## lane 1
==> flow/design.v (excerpt) <==
module top_nexys_a7 (
    input logic clock,       
    input logic reset,
    input logic hx711_data_in,
    output logic hx711_sclk_out,
    output logic [5:0] states_led,
    output logic [7:0] DDP,
    output logic [7:0] AN
);
Size: ~5,700 cells after synthesis, about 50,000 um2 of cells after synthesis.
clock: 15.0 ns
lec_check: 0
cap_margin: 20
core_margin: 2
core_utilization: 72
cts_cluster_diameter: 29
cts_cluster_size: 22
setup_slack_margin: 2.16
slew_margin: 20
run.sh (not shown) runs the stock make flow with config.mk's settings and CLKGATE_MAP_FILE=.
As the logs show, lane 1 stopped at global routing after a tool error, so it never reached the end of the flow.
Input changes introduced in lane 2 (baseline for comparison: lane 1):
- an added PLACE_DENSITY_LB_ADDON of 0.2
- a deleted CTS_CLUSTER_SIZE that had been 22
- a change of SETUP_SLACK_MARGIN from 2.16 to 4.9
- an added ABC_AREA of 1
- a change of CTS_CLUSTER_DIAMETER from 29 to 269
- a change of the clock period (ns, I/O delays scaled along) from 15.0 to 19.1
==> comparison <==
- [flow] lane 2 | stages: complete | final checks: fail | reason: capacitance limit, slew limit, setup timing
- Delta (lane 2 minus lane 1): number of distinct library cells after synthesis decreased 78; die size dropped about 1.8%.
- Compared with lane 1, lane 2 shows fraction of synthesized area in multiplexers lower by 6.5 points.
- From lane 1 to lane 2 the numbers moved as follows: setup slack at placement increased by 7.61 ns relative to the old numbers; area figure in the yosys stat output down 1.8%.
#### Input delta (lane 3 over lane 2)
- PLACE_DENSITY_LB_ADDON: 0.2 -> unset
- PLACE_DENSITY: unset -> 0.87
- SETUP_SLACK_MARGIN: 4.9 -> -0.36
- CTS_CLUSTER_SIZE: unset -> 10
- CTS_CLUSTER_DIAMETER: 269 -> 400
## What came out
- Going from lane 2 to lane 3, fraction of area in clock buffers and inverters shrinks by 0.32 points.
- Compared with lane 2, lane 3 shows a non-clock buffer count that is 52 lower.
- In the tables for lane 2 and lane 3, wire length on met3 reads lower with lane 3.
- On lane 3: cell count is about 0.9% lower than what lane 2 gave.
- Sort lane 2 and lane 3 by worst endpoint data arrival time, descending, and lane 2 comes first.
- Summary — part of the total power dissipated in the clock network, lane 3 relative to lane 2: lower, by 1.9 points.
- Sort lane 2 and lane 3 by average routed wire per standard cell desc -> top: lane 2
- The slowest stage cell on the critical path comes out sky130_fd_sc_hd__o21ai_0 in one run and sky130_fd_sc_hd__dfrtp_1 in the other, namely in lane 2 and lane 3 respectively.
- Final checks on lane 3, whose flow otherwise completed, came back failing, citing setup timing.
- Looking at capturing instance or port of the critical path, the DDP[5] result is from lane 3; the DDP[7] one comes from lane 2.
- Taking lane 2 as the reference point, the setup slack of lane 3 rises by 1.15 ns.
- Worst hold margin ended up 0.0095 ns higher on lane 3 than on lane 2.
The following lists how lane 4 was set up differently from lane 3:
- a deleted PLACE_DENSITY that had been 0.87
- a deleted ABC_AREA that had been 1
- a deleted CTS_CLUSTER_DIAMETER that had been 400
- a deleted CTS_CLUSTER_SIZE that had been 10
- a change of CORE_UTILIZATION from 72 to 65
- a deleted SETUP_SLACK_MARGIN that had been -0.36
- a change of the clock period (ns, I/O delays scaled along) from 19.1 to 19.3
==> results <==
- Nothing crashed in lane 4 and all stages finished; the problem is that the final layout failed, the offending checks being setup timing.
- Lane 3 has a higher synthesized cell count than lane 4.
- Total power of lane 4 is higher than that of lane 3.
- In the metrics for lane 3 and lane 4, the one carrying the higher placer congestion estimate is lane 4.
- Lane 3 → lane 4: area of the core went up; routed length per instance up 8.8%; final instance count without filler cells dropped 4.3%.
- Largest power group: the clock network -> lane 4, registers -> lane 3

========
## run 1
top_nexys_a7 again, from the RTL that the note above started with.
==> flow/config.mk <==
export PLATFORM = sky130hd
export DESIGN_NAME = top_nexys_a7
export DESIGN_NICKNAME = top_nexys_a7
export VERILOG_FILES = /design/flow/design.v
export SDC_FILE = /design/flow/constraint.sdc
export NUM_CORES = 4
export LEC_CHECK = 0
export ABC_AREA = 1
export CAP_MARGIN = 20
export CORE_MARGIN = 2
export CORE_UTILIZATION = 72
export CTS_CLUSTER_DIAMETER = 400
export CTS_CLUSTER_SIZE = 10
export PLACE_DENSITY = 0.39
export SETUP_SLACK_MARGIN = -0.36
export SLEW_MARGIN = 20
==> flow/constraint.sdc <==
create_clock -name core_clock -period 19.1 [get_ports {clock}]
set_input_delay 3.8200 -clock core_clock [delete_from_list [all_inputs] [get_ports {clock}]]
set_output_delay 3.8200 -clock core_clock [all_outputs]
set_load 0.01 [all_outputs]
No crash in run 1: every stage finished, but the layout fails its final checks due to negative setup slack.
Relative to run 1, the following input files were edited for run 2:
- a deleted SETUP_SLACK_MARGIN that had been -0.36
- a change of CORE_UTILIZATION from 72 to 40
- a deleted PLACE_DENSITY that had been 0.39
- a deleted CTS_CLUSTER_DIAMETER that had been 400
- a deleted ABC_AREA that had been 1
- a deleted CTS_CLUSTER_SIZE that had been 10
- a change of the clock period (ns, I/O delays scaled along) from 19.1 to 24.1
## What came out
From the logs: run 2 reached the end of the flow and failed the layout checks with negative setup slack. Run 2 reports its cell type of the slowest stage on the worst timing path as or4_4 while run 1 reports dfrtp_1. Portion of the clock cycle consumed by the worst path in the final layout: run 2 and run 1 compared, lower one is run 2. Run 2 has sequential share of layout area below what run 1 had. Number of iterations in the first detailed-routing pass: run 2 < run 1. Summary of the comparison: number of antenna violations at the first check in global routing is lower in run 2, relative to run 1. From run 1 to run 2 the numbers moved as follows: clock skew now sits lower, power per cell area lost 26%, setup slack has increased, utilization saw a decrease.
Input changes introduced in run 3 (baseline for comparison: run 2):
- swapping 40 for 72 in CORE_UTILIZATION
- putting CTS_CLUSTER_DIAMETER at 234 where nothing was set
- putting ABC_AREA at 1 where nothing was set
- putting PLACE_DENSITY at 0.65 where nothing was set
- swapping 20 for 10 in CAP_MARGIN
- swapping 24.1 for 19.1 in the clock period (ns, I/O delays scaled along)
## What came out
When run 3 is measured against run 2, its count of plain and timing-repair buffers in the layout turns out about 60% lower.
On area after synthesis: run 3 sits below run 2.
Total area of multi-input combinational cells: higher on run 2
Horizontal die size: run 3 vs run 2 down 92 um
Worst setup slack, run 2 and run 3: lower on run 3
Summary: with run 2 as the reference, clock-buffer cell count in run 3 moved up by more than a quarter.
Final period utilization delta for run 3 relative to run 2: 4.0 points higher
Run 3 has stage delay of the slowest cell on the critical path below what run 2 had.
The chip footprint reported for run 3 is smaller than that of run 2 by about 45%.
Going from run 2 to run 3, the number of non-clock inverters in the layout was found to have gone up by 794.
The flow completed for run 3, but it is not clean: the layout still shows negative setup slack.
Diff run 2 -> run 3 | pin count of the biggest net entering global routing | down by more than half
> inputs changed (run 3 -> run 4)
- CTS_CLUSTER_DIAMETER removed (was 234)
- ABC_AREA removed (was 1)
- CAP_MARGIN changed from 10 to 20
- CORE_UTILIZATION changed from 72 to 40
- PLACE_DENSITY removed (was 0.65)
- the clock period (ns, I/O delays scaled along) changed from 19.1 to 34.4
### Flow results
- Run 4 has completed all stages; timing, DRC and antenna checks passed.
- From run 3 to run 4 the numbers moved as follows: cell area has decreased, total number of nets in the final design moved down.
- Of the two values seen for critical path capture point, DDP[3] was produced by run 4 and DDP[7] by run 3.
- [compare] base=run 3 new=run 4: total standard cell area after synthesis went up 1.8%; met2 usage in global routing moved down.
Changes in run 5 relative to run 4:
- setting SETUP_SLACK_MARGIN to 5.0 for the first time
- setting PLACE_DENSITY to 0.92 for the first time
- setting CTS_CLUSTER_SIZE to 74 for the first time
- setting ABC_AREA to 1 for the first time
- changing CORE_UTILIZATION from 40 to 72
- changing the clock period (ns, I/O delays scaled along) from 34.4 to 19.3
## What came out
Run 5 finished every stage; the final checks, however, were not passed, the failures being negative setup slack.
Compared with run 4, in run 5 critical path depth rose by 43, slew of the pin with the lowest slew margin now sits higher, number of nets in the layout +about 27%, count of placed standard cells in the final layout, fillers left out has increased.
Average via count per standard cell came out higher on run 5 than on run 4.
Comparing the two runs side by side, run 5 comes out behind run 4 on area of all placed cells without fillers.
In run 5, the number of iterations in the first detailed-routing pass came out 4 above the value in run 4.
The run showing the smaller total power is run 4.
Compared with run 4, synthesized chip area reported by yosys in run 5 decreased slightly.
When run 5 is measured against run 4, its sequential share of layout area turns out 0.69 points lower.
Looking at final worst slack across run 4 and run 5, the one that comes out lower is run 5.
Highest-delay cell along the critical path: or4b_2 -> run 4, dfrtp_1 -> run 5
No activity file was given, so power comes from the tool's default toggle rates.
